==> inputs of run Z <==
==> flow/design.v <==
module AudDSP (
    input i_rst_n,
    input i_clk,
    input i_start,  
    input i_pause,  
    input [2:0] i_speed,
    input i_is_slow,
    input i_slow_mode,
    input i_daclrck,                
    input signed [15:0] i_sram_data,
    input [19:0] i_sram_stop_addr,  
    output signed [15:0] o_dac_data,
    output o_en,                    
    output o_is_pause,
    output [19:0] o_sram_addr
);
    localparam S_IDLE = 0;
    localparam S_PAUSE = 1;
    localparam S_PLAY = 2;
    localparam S_EMPTY = 3;
    reg [2:0] state_r, state_w;
    reg is_pause_r, is_pause_w;
    reg is_slow_r, is_slow_w;
    reg slow_mode_r, slow_mode_w;
    reg [2:0] speed_r, speed_w;
    reg [3:0] slow_counter_r, slow_counter_w;
    reg [1:0] get_data_counter_r, get_data_counter_w;
    reg [19:0] addr_r, addr_w;
    reg signed [15:0] sram_data_r, sram_data_w, sram_data_next_r, sram_data_next_w;
    reg [15:0] o_data_r, o_data_w;
    assign o_en = !i_daclrck;
    assign o_dac_data = o_data_r;
    assign o_sram_addr = addr_r;
    assign o_is_pause = is_pause_r;
    always @(*) begin
        state_w = state_r;
        case(state_r)
            S_IDLE: begin
                if(i_start)         state_w = S_PAUSE;
                else                state_w = S_IDLE;
            end
            S_PAUSE: begin
                if(!is_pause_r)     state_w = S_PLAY;
                else                state_w = S_PAUSE;
            end
            S_PLAY: begin
                if(is_pause_r)      state_w = S_PAUSE;
                else begin
                    if(!i_daclrck)  state_w = S_EMPTY;
                    else            state_w = S_PLAY;
                end
            end
            S_EMPTY: begin
                if(is_pause_r)      state_w = S_PAUSE;
                else begin
                    if(!i_daclrck)  state_w = S_EMPTY;
                    else            state_w = S_PLAY;
                end
            end
        endcase
    end
    always @(*) begin
        slow_counter_w = slow_counter_r;
        case(state_r)
            S_IDLE:     slow_counter_w = 0;
            S_PAUSE:    slow_counter_w = 0;
            S_PLAY: begin
                if(is_slow_r && !is_pause_r && i_daclrck) begin
                    if(slow_counter_r == speed_r)   slow_counter_w = 0;
                    else                            slow_counter_w = slow_counter_r + 1;
                end
            end
        endcase
    end
    always @(*) begin
        get_data_counter_w = get_data_counter_r;
        case(state_r)
            S_IDLE:     get_data_counter_w = 0;
            S_PAUSE:    get_data_counter_w = 0;
            S_PLAY: begin
                if(get_data_counter_r < 3)  get_data_counter_w = get_data_counter_r + 1;
            end
            S_EMPTY:    get_data_counter_w = 0;
        endcase
    end
    always @(*) begin
        is_pause_w = is_pause_r;
        case(state_r)
            S_IDLE:                 is_pause_w = 1;
            S_PAUSE: if(i_pause)    is_pause_w = 0;
            S_PLAY:  if(i_pause)    is_pause_w = 1;
            S_EMPTY: if(i_pause)    is_pause_w = 1;
        endcase
    end
    always @(*) begin
        is_slow_w = is_slow_r;
        slow_mode_w = slow_mode_r;
        speed_w = speed_r;
        case(state_r)
            S_IDLE: begin
                is_slow_w = 0;
                slow_mode_w = 0;
                speed_w = 0;
            end
            S_PAUSE: begin
                is_slow_w = i_is_slow;
                slow_mode_w = i_slow_mode;
                speed_w = i_speed;
            end
            S_PLAY: begin
                is_slow_w = is_slow_r;
                slow_mode_w = slow_mode_r;
                speed_w = speed_r;
            end
            S_EMPTY: begin
                is_slow_w = i_is_slow;
                slow_mode_w = i_slow_mode;
                speed_w = i_speed;
            end
        endcase
    end
    reg [20:0] temp_addr;      
    always @(*) begin
        addr_w = addr_r;
        temp_addr = addr_r;
        case(state_r)
            S_IDLE:     temp_addr = 0;
            S_PLAY: begin
                if(get_data_counter_r == 0) begin
                    if(is_slow_r) begin
                        if(slow_counter_r == 0)     temp_addr = addr_r + 1;
                    end
                    else                            temp_addr = addr_r + speed_r + 1;
                end
            end
        endcase
        if(temp_addr > i_sram_stop_addr)    addr_w = 0;
        else                                addr_w = temp_addr;
    end
    always @(*) begin
        sram_data_w = sram_data_r;
        sram_data_next_w = sram_data_next_r;
        case(state_r)
            S_IDLE: begin
                sram_data_w = 0;
                sram_data_next_w = 0;
            end
            S_PAUSE: begin
                sram_data_next_w = i_sram_data;
            end
            S_PLAY: begin
                if(get_data_counter_r == 2) begin
                    if(is_slow_r)begin           
                        if(slow_counter_r == 0) begin
                            sram_data_w = sram_data_next_r;
                            sram_data_next_w = i_sram_data;
                        end
                    end
                    else begin                   
                        sram_data_w = sram_data_next_r;
                        sram_data_next_w = i_sram_data;
                    end
                end
            end
        endcase
    end
    reg signed [16:0] diff;
    reg signed [20:0] diff_counter_prod;
    reg signed [20:0] diff_counter_prod_div_speed;
    always @(*) begin
        o_data_w = o_data_r;
        diff = 0;
        diff_counter_prod = 0;
        diff_counter_prod_div_speed = 0;
        case(state_r)
            S_IDLE: o_data_w = 0;
            S_PLAY: begin
                if(get_data_counter_r == 3) begin
                    if(is_slow_r) begin
                        if(slow_mode_r) begin
                            diff = $signed(sram_data_next_r) - $signed(sram_data_r);
                            diff_counter_prod = $signed(diff) * $signed({1'b0, slow_counter_r});
                            diff_counter_prod_div_speed = $signed($signed(diff_counter_prod) / $signed({1'b0, speed_r + 1}));
                            o_data_w = $signed($signed(sram_data_r) + $signed(diff_counter_prod_div_speed));
                        end
                        else o_data_w = sram_data_r;
                    end
                    else o_data_w = sram_data_r;
                end
            end
        endcase
    end
    always_ff @(posedge i_clk or negedge i_rst_n) begin
        if(!i_rst_n) begin
            state_r <= S_IDLE;
            is_pause_r <= 1;
            addr_r <= 0;
            speed_r <= 0;
            o_data_r <= 0;
            is_slow_r <= 0;
            slow_mode_r <= 0;
            sram_data_r <= 0;
            slow_counter_r <= 0;
            sram_data_next_r <= 0;
            get_data_counter_r <= 0;
        end
        else begin
            state_r <= state_w;
            is_pause_r <= is_pause_w;
            addr_r <= addr_w;
            speed_r <= i_speed;
            o_data_r <= o_data_w;
            is_slow_r <= i_is_slow;
            slow_mode_r <= i_slow_mode;
            sram_data_r <= sram_data_w;
            slow_counter_r <= slow_counter_w;
            sram_data_next_r <= sram_data_next_w;
            get_data_counter_r <= get_data_counter_w;
        end
    end
endmodule
==> flow/run.sh <==
#!/bin/bash
# the make line also repeats each setting of config.mk as NAME=value (left out here)
make -C /OpenROAD-flow-scripts/flow DESIGN_CONFIG=/design/flow/config.mk WORK_HOME=/design/flow/orfs CLKGATE_MAP_FILE= finish
==> flow/config.mk <==
export PLATFORM = sky130hd
export DESIGN_NAME = AudDSP
export DESIGN_NICKNAME = AudDSP
export VERILOG_FILES = /design/flow/design.v
export SDC_FILE = /design/flow/constraint.sdc
export NUM_CORES = 4
export LEC_CHECK = 0
export ABC_AREA = 1
export CAP_MARGIN = 20
export CORE_MARGIN = 2
export CORE_UTILIZATION = 72
export CTS_CLUSTER_SIZE = 100
export PLACE_DENSITY = 0.42
export SLEW_MARGIN = 20
export TNS_END_PERCENT = 30
==> flow/constraint.sdc <==
create_clock -name core_clock -period 50.6 [get_ports {i_clk}]
set_input_delay 10.1200 -clock core_clock [delete_from_list [all_inputs] [get_ports {i_clk}]]
set_output_delay 10.1200 -clock core_clock [all_outputs]
set_load 0.01 [all_outputs]
==> run H: changes against run Z <==
- ABC_AREA: 1 -> unset
- CORE_ASPECT_RATIO: unset -> 0.5
- CORE_UTILIZATION: 72 -> 23
- CTS_CLUSTER_SIZE: 100 -> unset
- HOLD_SLACK_MARGIN: unset -> 0.3
- PLACE_DENSITY: 0.42 -> unset
- SLEW_MARGIN: 20 -> 5
- TNS_END_PERCENT: 30 -> unset
==> flow/constraint.sdc (replaced) <==
create_clock -name core_clock -period 100.0 [get_ports {i_clk}]
set_input_delay 20.0000 -clock core_clock [delete_from_list [all_inputs] [get_ports {i_clk}]]
set_output_delay 20.0000 -clock core_clock [all_outputs]
set_load 0.01 [all_outputs]
==> out/results.ini <==
[status]
status=timing/DRC/antenna clean

[global_routing]
grt_usage_pct=13.7

[clock_network]
postCtsSetupBuffers=0

[sta]
worst_slack_ps=14100

[final_layout]
seq_area_share_pct=6.84

[route]
wl_met3_um=3130

(the above is from run H)
==> out/results.ini <==
[status]
status=timing/DRC/antenna clean

[route]
wl_met3_um=10900

[critical_path]
cp-endpoint=o_data_r[15]

[sta]
worst_slack_ps=1540

[global_routing]
grt_usage_pct=41.5

[clock_network]
postCtsSetupBuffers=10

[final_layout]
seq_area_share_pct=5.61

(the above is from run Z)

==> exp/delta <==
Starts from the design.v that is shown in full above.
Settings: LEC_CHECK=0, CAP_MARGIN=30, CORE_MARGIN=2, CORE_UTILIZATION=68, CTS_CLUSTER_DIAMETER=43, PLACE_DENSITY=0.59, SLEW_MARGIN=20; clock period 100.0 ns.
run.sh (not shown) runs the stock make flow with config.mk's settings and CLKGATE_MAP_FILE=.
==> exp/nickel: changes against exp/delta <==
==> flow/config.mk (replaced) <==
export PLATFORM = sky130hd
export DESIGN_NAME = AudDSP
export DESIGN_NICKNAME = AudDSP
export VERILOG_FILES = /design/flow/design.v
export SDC_FILE = /design/flow/constraint.sdc
export NUM_CORES = 4
export LEC_CHECK = 0
export CAP_MARGIN = 20
export CORE_ASPECT_RATIO = 0.5
export CORE_MARGIN = 2
export CORE_UTILIZATION = 23
export CTS_CLUSTER_DIAMETER = 99
export PLACE_DENSITY = 0.89
export SLEW_MARGIN = 5
export TNS_END_PERCENT = 15
==> exp/umber: changes against exp/delta <==
--- a/flow/config.mk
+++ b/flow/config.mk
@@ -8,2 +8,3 @@
 export CAP_MARGIN = 30
+export CELL_PAD_IN_SITES_GLOBAL_PLACEMENT = 3
 export CORE_MARGIN = 2
@@ -11,3 +12,5 @@
 export CTS_CLUSTER_DIAMETER = 43
-export PLACE_DENSITY = 0.59
-export SLEW_MARGIN = 20
+export GPL_ROUTABILITY_DRIVEN = 1
+export MAX_ROUTING_LAYER = met4
+export PLACE_DENSITY = 0.54
+export SLEW_MARGIN = 0
==> exp/maple: changes against exp/delta <==
==> flow/config.mk (replaced) <==
export PLATFORM = sky130hd
export DESIGN_NAME = AudDSP
export DESIGN_NICKNAME = AudDSP
export VERILOG_FILES = /design/flow/design.v
export SDC_FILE = /design/flow/constraint.sdc
export NUM_CORES = 4
export LEC_CHECK = 0
export CAP_MARGIN = 20
export CELL_PAD_IN_SITES_DETAIL_PLACEMENT = 2
export CELL_PAD_IN_SITES_GLOBAL_PLACEMENT = 2
export CORE_MARGIN = 2
export CORE_UTILIZATION = 40
export CTS_CLUSTER_DIAMETER = 379
export GPL_ROUTABILITY_DRIVEN = 0
export SLEW_MARGIN = 35
export TNS_END_PERCENT = 45
==> notes <==
exp/maple finished with timing, DRC and antenna clean. exp/delta completed without violations. exp/umber aborted during global placement without I/O (GPL-0301). exp/nickel completed without violations. The highest core utilization belongs to exp/delta, the lowest to exp/nickel. Against exp/nickel, the hold slack of exp/delta is better by 0.0046 ns. The lowest final cell count belongs to exp/delta, the highest to exp/nickel. In synthesized cell count, exp/nickel and exp/umber do not differ.
==> figures <==
Run status: exp/umber aborted with a tool error; exp/maple finished clean; exp/delta finished clean; exp/nickel finished clean
Last stage reached: exp/umber global placement without I/O; exp/maple -; exp/delta -; exp/nickel -
Destination of the critical timing path: exp/umber -; exp/maple o_data_r[15]; exp/delta o_data_r[15]; exp/nickel o_data_r[15]
# diodes: exp/umber -; exp/maple 0; exp/delta 0; exp/nickel 0
Met3 demand-to-capacity share in global routing: exp/umber -; exp/maple 0.0218; exp/delta 0.107; exp/nickel 0.0130
Max Slew Vio Count: exp/umber -; exp/maple 0; exp/delta 0; exp/nickel 0
Number of cells upsized or downsized after cts: exp/umber -; exp/maple 0; exp/delta 0; exp/nickel 0
Buf/Inv on CP: exp/umber -; exp/maple 10; exp/delta 10; exp/nickel 12
Total track usage: exp/umber -; exp/maple 0.322; exp/delta 0.445; exp/nickel 0.130
Detailed-placement wirelength estimate: exp/umber -; exp/maple 98600 microns; exp/delta 75400 microns; exp/nickel 68500 microns
Class of the tightest hold or removal check: exp/umber -; exp/maple reg -> reg; exp/delta reg -> reg; exp/nickel reg -> reg

==> inputs of run a <==
Starts from the design.v that is shown in full above.
Settings: LEC_CHECK=0, CAP_MARGIN=15, CELL_PAD_IN_SITES_DETAIL_PLACEMENT=2, CELL_PAD_IN_SITES_GLOBAL_PLACEMENT=0, CORE_MARGIN=2, CORE_UTILIZATION=42, CTS_CLUSTER_DIAMETER=62, CTS_CLUSTER_SIZE=53, GPL_ROUTABILITY_DRIVEN=0, GPL_TIMING_DRIVEN=0, MAX_ROUTING_LAYER=met5, PLACE_DENSITY_LB_ADDON=0.13, SETUP_SLACK_MARGIN=0.15, SLEW_MARGIN=20; clock period 150.0 ns.
==> run b (differences from run a) <==
CAP_MARGIN = 0   (was 15)
CELL_PAD_IN_SITES_DETAIL_PLACEMENT = default   (was 2)
CELL_PAD_IN_SITES_GLOBAL_PLACEMENT = default   (was 0)
CORE_UTILIZATION = 43   (was 42)
CTS_CLUSTER_DIAMETER = 351   (was 62)
CTS_CLUSTER_SIZE = 98   (was 53)
GPL_ROUTABILITY_DRIVEN = default   (was 0)
MAX_ROUTING_LAYER = default   (was met5)
PLACE_DENSITY = 0.45   (was default)
PLACE_DENSITY_LB_ADDON = default   (was 0.13)
SETUP_SLACK_MARGIN = -0.16   (was 0.15)
==> flow/constraint.sdc (replaced) <==
create_clock -name core_clock -period 129.0 [get_ports {i_clk}]
set_input_delay 25.8000 -clock core_clock [delete_from_list [all_inputs] [get_ports {i_clk}]]
set_output_delay 25.8000 -clock core_clock [all_outputs]
set_load 0.01 [all_outputs]
==> run c (differences from run a) <==
CELL_PAD_IN_SITES_DETAIL_PLACEMENT = default   (was 2)
CELL_PAD_IN_SITES_GLOBAL_PLACEMENT = 1   (was 0)
CORE_UTILIZATION = 38   (was 42)
CTS_CLUSTER_DIAMETER = 161   (was 62)
CTS_CLUSTER_SIZE = 18   (was 53)
MAX_ROUTING_LAYER = met4   (was met5)
PLACE_DENSITY_LB_ADDON = default   (was 0.13)
==> flow/constraint.sdc (replaced) <==
create_clock -name core_clock -period 129.0 [get_ports {i_clk}]
set_input_delay 25.8000 -clock core_clock [delete_from_list [all_inputs] [get_ports {i_clk}]]
set_output_delay 25.8000 -clock core_clock [all_outputs]
set_load 0.01 [all_outputs]
==> flow_results.xml <==
<?xml version="1.0" encoding="UTF-8"?>
<metrics>
  <group name="worst_setup_path">
    <metric name="critical_path_required" unit="ps">129210</metric>
    <metric name="critical-path-max-stage-delay" unit="ps">900</metric>
  </group>
  <group name="placed_design">
    <metric name="dpl_worst_slack" unit="ps">35350</metric>
    <metric name="post-dp-hpwl" unit="microns">81500</metric>
    <metric name="dp_cells" unit="">4981</metric>
    <metric name="post_dp_cell_area" unit="sq mm">0.0301</metric>
  </group>
  <group name="sta">
    <metric name="tns" unit="ps">0</metric>
  </group>
  <group name="floorplanning">
    <metric name="core_util_floorplan" unit="%">38.3</metric>
    <metric name="rows" unit="">99</metric>
    <metric name="dieArea" unit="sq mm">0.0757</metric>
    <metric name="dieWidth" unit="microns">275</metric>
  </group>
  <group name="status">
    <metric name="run_status" unit="">finished clean</metric>
  </group>
  <group name="final_layout">
    <metric name="fin_cells" unit="">4997</metric>
  </group>
  <group name="cts">
    <metric name="cts-root-buf" unit="">clkbuf_16</metric>
  </group>
</metrics>
the above is filed under run c

==> flow_results.xml <==
<?xml version="1.0" encoding="UTF-8"?>
<metrics>
  <group name="floorplanning">
    <metric name="dieArea" unit="sq mm">0.0670</metric>
    <metric name="dieWidth" unit="microns">259</metric>
    <metric name="core_util_floorplan" unit="%">43.4</metric>
  </group>
  <group name="synthesis">
    <metric name="edf_count" unit="">0</metric>
  </group>
  <group name="cts">
    <metric name="cts-root-buf" unit="">clkbuf_16</metric>
  </group>
  <group name="status">
    <metric name="run_status" unit="">finished clean</metric>
  </group>
  <group name="placed_design">
    <metric name="dp_cells" unit="">4876</metric>
    <metric name="post-dp-hpwl" unit="microns">76700</metric>
    <metric name="dpl_worst_slack" unit="ps">36800</metric>
    <metric name="post_dp_cell_area" unit="sq mm">0.0300</metric>
  </group>
  <group name="worst_setup_path">
    <metric name="critical-path-max-stage-delay" unit="ps">870</metric>
    <metric name="critical_path_required" unit="ps">129210</metric>
  </group>
</metrics>
the above is filed under run b

==> flow_results.xml <==
<?xml version="1.0" encoding="UTF-8"?>
<metrics>
  <group name="status">
    <metric name="flow.stopped_at" unit="">global routing (5_1_grt)</metric>
    <metric name="run_status" unit="">did not finish</metric>
  </group>
  <group name="placed_design">
    <metric name="post_dp_cell_area" unit="sq mm">0.0300</metric>
    <metric name="dp_cells" unit="">4886</metric>
    <metric name="post-dp-hpwl" unit="microns">123000</metric>
    <metric name="dpl_worst_slack" unit="ps">50890</metric>
  </group>
  <group name="floorplanning">
    <metric name="dieArea" unit="sq mm">0.0686</metric>
    <metric name="core_util_floorplan" unit="%">42.5</metric>
  </group>
  <group name="cts">
    <metric name="cts-root-buf" unit="">clkbuf_16</metric>
  </group>
</metrics>
the above is filed under run a

